run 1:
// Remoto
module Remoto(clk,rst,entrada,comando,su,sd,suB,sdB,saida_1,saida1_1,saida2_1,soma_result_1,sinal_A,sinal_B);
clock: 6.52 ns
lec_check: 0
abc_area: 1
cap_margin: 20
core_margin: 2
core_utilization: 70
cts_cluster_diameter: 221
cts_cluster_size: 15
hold_slack_margin: 0.3
max_routing_layer: met4
place_density_lb_addon: 0.11
setup_slack_margin: 1.94
slew_margin: 20
tns_end_percent: 5
run.sh (not shown) runs the stock make flow with config.mk's settings and CLKGATE_MAP_FILE=.
Every stage of run 1 finished as expected; the final checks, on the other hand, flagged negative setup slack, which means the layout fails.
For run 2, these inputs were changed with respect to run 1:
==> flow/config.mk <==
export PLATFORM = sky130hd
export DESIGN_NAME = Remoto
export DESIGN_NICKNAME = Remoto
export VERILOG_FILES = /design/flow/design.v
export SDC_FILE = /design/flow/constraint.sdc
export NUM_CORES = 4
export LEC_CHECK = 0
export CAP_MARGIN = 20
export CORE_MARGIN = 2
export CORE_UTILIZATION = 64
export SLEW_MARGIN = 20
==> flow/constraint.sdc <==
create_clock -name core_clock -period 6.02 [get_ports {clk}]
set_input_delay 1.2040 -clock core_clock [delete_from_list [all_inputs] [get_ports {clk}]]
set_output_delay 1.2040 -clock core_clock [all_outputs]
set_load 0.01 [all_outputs]
==> results <==
Completing all stages was not enough for run 2: its layout failed the final checks because of negative setup slack.
On met2 capacity usage during global routing: between run 1 and run 2, it ends up higher for run 1.
Compared with run 1, run 2 ends up with more cell area.
Looking at detail-routed via count per cell, run 2 sits 0.076 higher than run 1 does.
When the final numbers for run 1 and run 2 were put side by side, the setup slack at placement turned out to be smaller in run 2.
When run 2 is set beside run 1, its number of search-and-repair iterations in the first detailed-routing pass turns out to be 5 smaller.
Diff run 1 -> run 2: post-synthesis cell count from yosys lower, number of buffers created by CTS flat.
Run 1 vs run 2, launching instance or port of the critical path: vetorB[6]$_SDFFE_PP1P_ vs soma_result_1[4]$_SDFF_PP0_
### run 2 -> run 3
-- flow/config.mk --
<<< run 2, line 10
export CORE_UTILIZATION = 64
>>> run 3, line 10
export CORE_UTILIZATION = 70
export CTS_CLUSTER_SIZE = 47
[summary]
Run 2 → run 3: cell area picked up an extra 54 sq um; arrival time reported for the critical path endpoint shows an increase of 1.15 ns; hold slack essentially unchanged.
The post-layout instance count excluding filler cells in run 3 was lower than what run 2 gave.
Run 3 ran in full, but the layout does not pass; the checks complain about negative setup slack.
Per the comparison of run 3 with run 2, final total power has increased, synthesized cell count has remained practically unchanged, wire length has increased.
Of the two values seen for worst setup path startpoint, soma_result_1[4]$_SDFF_PP0_ was produced by run 2 and soma_result_1[3]$_SDFF_PP0_ by run 3.
### run 3 -> run 4
-- flow/config.mk --
<<< run 3, line 8
>>> run 4, line 8
export ABC_AREA = 1
<<< run 3, line 11
export CTS_CLUSTER_SIZE = 47
>>> run 4, line 12
export CTS_CLUSTER_DIAMETER = 221
export HOLD_SLACK_MARGIN = -0.09
export SETUP_SLACK_MARGIN = 0.34
==> flow/constraint.sdc <==
create_clock -name core_clock -period 6.18 [get_ports {clk}]
set_input_delay 1.2360 -clock core_clock [delete_from_list [all_inputs] [get_ports {clk}]]
set_output_delay 1.2360 -clock core_clock [all_outputs]
set_load 0.01 [all_outputs]
## What came out
Status: run 4 FAILED at global routing (tool error)
Area after synthesis in run 4 is 2.0% above run 3.
Post-placement cell area of run 4 falls short of that of run 3 by a few percent.
Die area on run 4 is up relative to run 3.
Run 4 ends up with lower share of the core filled by cells before placement than run 3 does.


Remoto again, from the RTL that the note above started with.
Settings: LEC_CHECK=0, ABC_AREA=1, CAP_MARGIN=15, CORE_MARGIN=2, CORE_UTILIZATION=71, CTS_CLUSTER_DIAMETER=198, CTS_CLUSTER_SIZE=59, GPL_ROUTABILITY_DRIVEN=0, PLACE_DENSITY_LB_ADDON=0.04, SETUP_SLACK_MARGIN=0.26, SLEW_MARGIN=20; clock period 7.27 ns.
The baseline ran to the end with no violations.
Next try:
ABC_AREA = not set   (was 1)
CAP_MARGIN = 20   (was 15)
CORE_UTILIZATION = 59   (was 71)
CTS_CLUSTER_DIAMETER = not set   (was 198)
CTS_CLUSTER_SIZE = not set   (was 59)
GPL_ROUTABILITY_DRIVEN = not set   (was 0)
PLACE_DENSITY_LB_ADDON = not set   (was 0.04)
SETUP_SLACK_MARGIN = not set   (was 0.26)
clock period = 6.18 ns   (was 7.27 ns; I/O delays follow)
Effect: The changed run ran to the end with violations: negative setup slack; critical path depth came out lower by 12; register-to-register slack loses 1500 ps; area after synthesis drops slightly; utilization came out lower by 7.7 points; via count fell by a few percent.


## north
Remoto again, from the RTL that the note above started with.
clock: 6.44 ns
lec_check: 0
cap_margin: 5
core_margin: 2
core_utilization: 70
cts_cluster_diameter: 358
cts_cluster_size: 54
hold_slack_margin: 0.29
setup_slack_margin: -0.5
slew_margin: 20
The layout from north, despite a flow that completed every stage, fails the layout checks, with the failing checks listed as setup timing.
What south does differently from north at the input level:
- a change of CORE_UTILIZATION from 70 to 72
- a deleted CTS_CLUSTER_SIZE that had been 54
- a change of CAP_MARGIN from 5 to 20
- an added MAX_ROUTING_LAYER of met4
- a deleted CTS_CLUSTER_DIAMETER that had been 358
- a deleted SETUP_SLACK_MARGIN that had been -0.5
- a deleted HOLD_SLACK_MARGIN that had been 0.29
- a change of the clock period (ns, I/O delays scaled along) from 6.44 to 6.47
==> results <==
As for a clean layout from north and south, there is none.
Finished, but not clean: south, with setup timing.
Sort north and south by number of tapcells, ascending, and south comes first.
Relative to north, final hold slack has decreased by 0.030 ns in south.
south vs north: via count of the first global-routing pass up by a few percent
Going from north to south, number of violations of the max-capacitance limit comparable, total power now smaller.
#### Input delta (east over south)
- putting CTS_CLUSTER_SIZE at 70 where nothing was set
- putting SETUP_SLACK_MARGIN at 1.86 where nothing was set
- putting PLACE_DENSITY_LB_ADDON at 0.0 where nothing was set
==> comparison <==
- Run status, east: aborted in 5_1_grt, error GRT-0232
- STATUS run=south STAGES=ALL_DONE FINAL_CHECKS=FAILED CAUSE=setup timing
- south and east ended up with nearly the same combined area of all synthesized cells.
- south has a lower weighted congestion reported at the end of routability-driven placement than east.
- Compared with south, post-CTS setup-driven buffer insertion count in east increased by more than 100%.
- Compare south and east | detailed placer's ending HPWL lower: south
- Worst slack after detailed placement: east < south
- Reported for south and east, synthesized cell count turned out identical to the last digit.
- Diff south -> east: maximum number of buffers from clock root to sink about even; post-place instance area now sits higher; die area shows no meaningful change.
- Compared with south, east shows a cell total after placement that is 27 lower.
- Total of cells resized after clock tree synthesis for east is higher than for south.
Changes in west relative to east:
- removing SETUP_SLACK_MARGIN (formerly 1.86)
- setting PLACE_DENSITY to 0.39 for the first time
- removing PLACE_DENSITY_LB_ADDON (formerly 0.0)
- removing CTS_CLUSTER_SIZE (formerly 70)
- removing MAX_ROUTING_LAYER (formerly met4)
- changing the clock period (ns, I/O delays scaled along) from 6.47 to 11.7
--- outcome ---
The flow did not stop early for west: all stages ran, and the layout cleared the timing, DRC and antenna checks. Delta (west minus east): worst setup slack after placement climbed 2.18 ns, area share of and-or/or-and cells after synthesis barely changed, area of the die barely changed. Side by side, placed instance count turned out lower in west than in east. Looking at post-cts sizing count, west sits 310 below east.


Starting RTL as in the previous note.
clock: 14.0 ns
lec_check: 0
abc_area: 1
cap_margin: 20
cell_pad_in_sites_detail_placement: 0
core_aspect_ratio: 1.39
core_margin: 2
core_utilization: 40
cts_cluster_size: 28
slew_margin: 20
Next try:
- ABC_AREA: 1 -> unset
- CELL_PAD_IN_SITES_DETAIL_PLACEMENT: 0 -> unset
- CORE_ASPECT_RATIO: 1.39 -> unset
- CORE_UTILIZATION: 40 -> 71
- CTS_CLUSTER_SIZE: 28 -> unset
- clock period: 14.0 -> 11.0 ns (I/O delays scaled with it)
=> The new run went through all stages and came out clean. Setup slack loses 4300 ps. Clock power rises by 17%. Die area falls by 44%. Non-clock buffer count rises by 4. Core utilization rises by 34 points. Global-route usage rises by 13 points.
Next try:
- ABC_AREA: unset -> 1
- CORE_UTILIZATION: 71 -> 72
- PLACE_DENSITY: unset -> 0.4
- TNS_END_PERCENT: unset -> 10
- clock period: 11.0 -> 6.19 ns (I/O delays scaled with it)
Outcome: The changed run finished but fails on setup timing. Final area grows by roughly a tenth. First-iteration DRC count grows by well over a third. Setup slack loses 1200 ps. Worst hold slack gains 23 ps. Power grows by well over a third. Register-to-register slack loses 4500 ps. Utilization grows by 8.3 points. Via count grows by about a fifth.
Next try:
- CORE_UTILIZATION: 72 -> 70
- CTS_CLUSTER_SIZE: unset -> 39
- PLACE_DENSITY: 0.4 -> unset
- TNS_END_PERCENT: 10 -> unset
- clock period: 6.19 -> 6.18 ns (I/O delays scaled with it)
- The new run produced a layout that fails on setup timing
- setup slack is worse by 1100 ps
- count of clock-buffer cells in the layout increases by 1
- routed wire length increases by 27%
- via count increases by 8.2%
- final cell count goes up by 3.1%
- clock power stays flat
- global-route usage went down by 1.1 points
- clock skew went up by 5.9 ps
- cell area climbs by 4.5%
- first-iteration DRC count went up by 60%
Next try:
- CTS_CLUSTER_SIZE: 39 -> unset
- clock period: 6.18 -> 7.17 ns (I/O delays scaled with it)
Result:
- Now the flow produced a clean layout
- worst setup slack improves by 1700 ps
- via count came out lower by 16%
- routed wire length came out lower by 33%
Next try:
- CELL_PAD_IN_SITES_DETAIL_PLACEMENT: unset -> 2
- CORE_UTILIZATION: 70 -> 40
- clock period: 7.17 -> 14.0 ns (I/O delays scaled with it)
The changed run completed without violations; cell area fell slightly; setup slack is better by 2900 ps; first-iteration DRC count came out higher by well over a third.


Remoto again, from the RTL that the note above started with.
make LEC_CHECK=0 ABC_AREA=1 CAP_MARGIN=15 CORE_MARGIN=2 CORE_UTILIZATION=71 CTS_CLUSTER_DIAMETER=204 CTS_CLUSTER_SIZE=15 GPL_ROUTABILITY_DRIVEN=1 MAX_ROUTING_LAYER=met4 PLACE_DENSITY_LB_ADDON=0.04 SLEW_MARGIN=20 finish   # period 6.12 ns
The first run aborted during global routing.
Next try:
Settings changed: CAP_MARGIN 15 to 0, CTS_CLUSTER_DIAMETER 204 to 221, GPL_ROUTABILITY_DRIVEN 1 to unset, MAX_ROUTING_LAYER met4 to unset, PLACE_DENSITY_LB_ADDON 0.04 to 0.11, TNS_END_PERCENT set to 5.
Clock period 6.12 ns to 6.36 ns, I/O delays scaled along.
The changed run produced a layout that fails on setup timing.
Die area is unchanged.
Synthesized cell count stays the same.
Area after synthesis stays the same.
Next try:
Settings changed: ABC_AREA 1 to unset, CAP_MARGIN 0 to 20, CORE_UTILIZATION 71 to 40, CTS_CLUSTER_DIAMETER 221 to unset, CTS_CLUSTER_SIZE 15 to unset, PLACE_DENSITY_LB_ADDON 0.11 to unset, TNS_END_PERCENT 5 to unset.
Clock period 6.36 ns to 14.0 ns, I/O delays scaled along.
With this change the flow completed with no timing, DRC or antenna violations.
Total power drops by 52%.
Routed wire length drops by 14%.
Setup slack improved by 3.7 ns.
Next try:
Settings changed: ABC_AREA set to 1, CORE_UTILIZATION 40 to 56, CTS_CLUSTER_DIAMETER set to 381, CTS_CLUSTER_SIZE set to 98, PLACE_DENSITY set to 0.35, SETUP_SLACK_MARGIN set to -0.62, TNS_END_PERCENT set to 15.
=> The changed run ran to the end with no violations; final area rises by about 1.4%; cell count grows by 14%; flip-flop count is unchanged; via count rose by about 4.3%; synthesized area came out higher by about 2%; non-clock buffer count decreases by 5; clock-buffer cell count does not change; worst setup slack gets better by 1.8 ns.
Next try:
Settings changed: CELL_PAD_IN_SITES_DETAIL_PLACEMENT set to 2, CELL_PAD_IN_SITES_GLOBAL_PLACEMENT set to 2, CORE_ASPECT_RATIO set to 1.58, CORE_UTILIZATION 56 to 40, CTS_CLUSTER_DIAMETER 381 to 120, CTS_CLUSTER_SIZE 98 to 21, GPL_TIMING_DRIVEN set to 0, MIN_ROUTING_LAYER set to met2, PLACE_DENSITY 0.35 to unset, PLACE_DENSITY_LB_ADDON set to 0.29, SETUP_SLACK_MARGIN -0.62 to unset, SLEW_MARGIN 20 to 35, TNS_END_PERCENT 15 to 90.
Outcome: Worst setup slack got worse by 1.2 ns. Synthesized cell count does not change. Worst hold slack gets better by 0.040 ns. Via count increases by 71%. Wire length goes up by 120%. Maximum frequency fell by about 12%. Power rose by 7.7%. Core utilization goes down by 17 points. Final area climbs by about 2%. Non-clock buffer count rises by 31. Global-route usage rose by 32 points.


== job 5204 ==
Remoto again, from the RTL that the note above started with.
Settings: LEC_CHECK=0, CAP_MARGIN=20, CORE_MARGIN=2, CORE_UTILIZATION=70, CTS_CLUSTER_DIAMETER=216, CTS_CLUSTER_SIZE=34, SLEW_MARGIN=20; clock period 6.02 ns.
In job 5204 the implementation ran to completion but is not tape-out ready, as the final checks report negative setup slack.
diff inputs: job 5204 => job 4870
# job 5204
export LEC_CHECK = 0
export CAP_MARGIN = 20
export CORE_MARGIN = 2
export CORE_UTILIZATION = 70
export CTS_CLUSTER_DIAMETER = 216
export CTS_CLUSTER_SIZE = 34
export SLEW_MARGIN = 20
create_clock -name core_clock -period 6.02 [get_ports {clk}]
# job 4870
export LEC_CHECK = 0
export ABC_AREA = 1
export CAP_MARGIN = 20
export CORE_MARGIN = 2
export CORE_UTILIZATION = 70
export CTS_CLUSTER_SIZE = 74
export PLACE_DENSITY_LB_ADDON = 0.0
export SETUP_SLACK_MARGIN = 1.91
export SLEW_MARGIN = 20
create_clock -name core_clock -period 7.17 [get_ports {clk}]
### Flow results
The flow ended early for job 4870: it failed with a tool error in 5_1_grt. Compared with job 5204, job 4870 shows buffers inserted during post-CTS setup optimization that has gone up by more than 100%. On placed wire-length estimate: between job 4870 and job 5204, it ends up higher for job 5204. Job 4870 vs job 5204 — total instance count after detailed placement rose 12%. Summary — placeable core area, job 4870 relative to job 5204: higher, by 570 µm². In the floorplan summary, job 4870 is listed with a die area greater than that of job 5204. Job 4870 ends up with a number of core rows that is about 2% higher than in job 5204. Changes observed in job 4870 relative to job 5204: post-synthesis share of cell area spent on xor and xnor gates moved down; post-placement worst setup slack moved up; share of synthesized cell area in and-or and or-and compound cells moved down. Job 4870 against job 5204: post-synthesis chip area from yosys now larger; final estimated routing congestion in global placement rose by 1.7%.
Modified inputs, job 3981 compared to job 4870
# job 4870
export LEC_CHECK = 0
export ABC_AREA = 1
export CAP_MARGIN = 20
export CORE_MARGIN = 2
export CORE_UTILIZATION = 70
export CTS_CLUSTER_SIZE = 74
export PLACE_DENSITY_LB_ADDON = 0.0
export SETUP_SLACK_MARGIN = 1.91
export SLEW_MARGIN = 20
create_clock -name core_clock -period 7.17 [get_ports {clk}]
# job 3981
export LEC_CHECK = 0
export CAP_MARGIN = 20
export CORE_MARGIN = 2
export CORE_UTILIZATION = 40
export SLEW_MARGIN = 20
create_clock -name core_clock -period 11.0 [get_ports {clk}]
[summary]
Job 3981: done, clean on timing, DRC and antenna
On vertical die size: job 3981 sits above job 4870.
[job 3981 vs job 4870] count of instances resized after the clock tree is built: lower in job 3981
Going from job 4870 to job 3981, synthesized instance count decreased by 383 relative to the old numbers; area of the mapped netlist now sits lower; count of unique library cells instantiated by Yosys higher.
Relative to job 4870, the total half-perimeter wirelength after legalization and detailed placement of job 3981 is lower by 5.7%.
Comparing job 4870 with job 3981, the number of flops mapped to enable cells by yosys came out essentially unchanged.
Summary of job 3981 over job 4870: post-synthesis chip area from yosys lost about 2%, per-instance average area after synthesis picked up an extra 1.2 µm², cell area after placement lost 4.1%, die area picked up an extra about 70%.


Remoto again, from the RTL that the note above started with.
Settings: LEC_CHECK=0, ABC_AREA=1, CAP_MARGIN=15, CORE_MARGIN=2, CORE_UTILIZATION=71, CTS_CLUSTER_DIAMETER=196, CTS_CLUSTER_SIZE=15, GPL_ROUTABILITY_DRIVEN=1, HOLD_SLACK_MARGIN=0.29, MAX_ROUTING_LAYER=met4, PLACE_DENSITY_LB_ADDON=0.04, SETUP_SLACK_MARGIN=-0.18, SLEW_MARGIN=5; clock period 6.12 ns.
The starting point finished with setup timing left.
Change:
- HOLD_SLACK_MARGIN: 0.29 -> -0.09
- SETUP_SLACK_MARGIN: -0.18 -> 1.78
- TNS_END_PERCENT: not set -> 5
What happened: With this change the flow never finished: it broke off in global routing; synthesized area stays the same; synthesized cell count does not change; die area is unchanged.
Change:
- HOLD_SLACK_MARGIN: -0.09 -> not set
- SETUP_SLACK_MARGIN: 1.78 -> not set
- SLEW_MARGIN: 5 -> 20
- TNS_END_PERCENT: 5 -> not set
- clock period: 6.12 -> 6.82 ns (I/O delays scaled with it)
With this change the flow produced a layout that fails on setup timing; area after synthesis is unchanged; synthesized cell count stays the same; die size does not change.
Change:
- CTS_CLUSTER_DIAMETER: 196 -> 198
- CTS_CLUSTER_SIZE: 15 -> 76
- GPL_ROUTABILITY_DRIVEN: 1 -> 0
- SETUP_SLACK_MARGIN: not set -> 2.05
- clock period: 6.82 -> 7.27 ns (I/O delays scaled with it)
This time the run did not get past global routing. Area after synthesis does not change. Die area does not change. Synthesized cell count does not change.
Power and IR drop assume default switching activity.
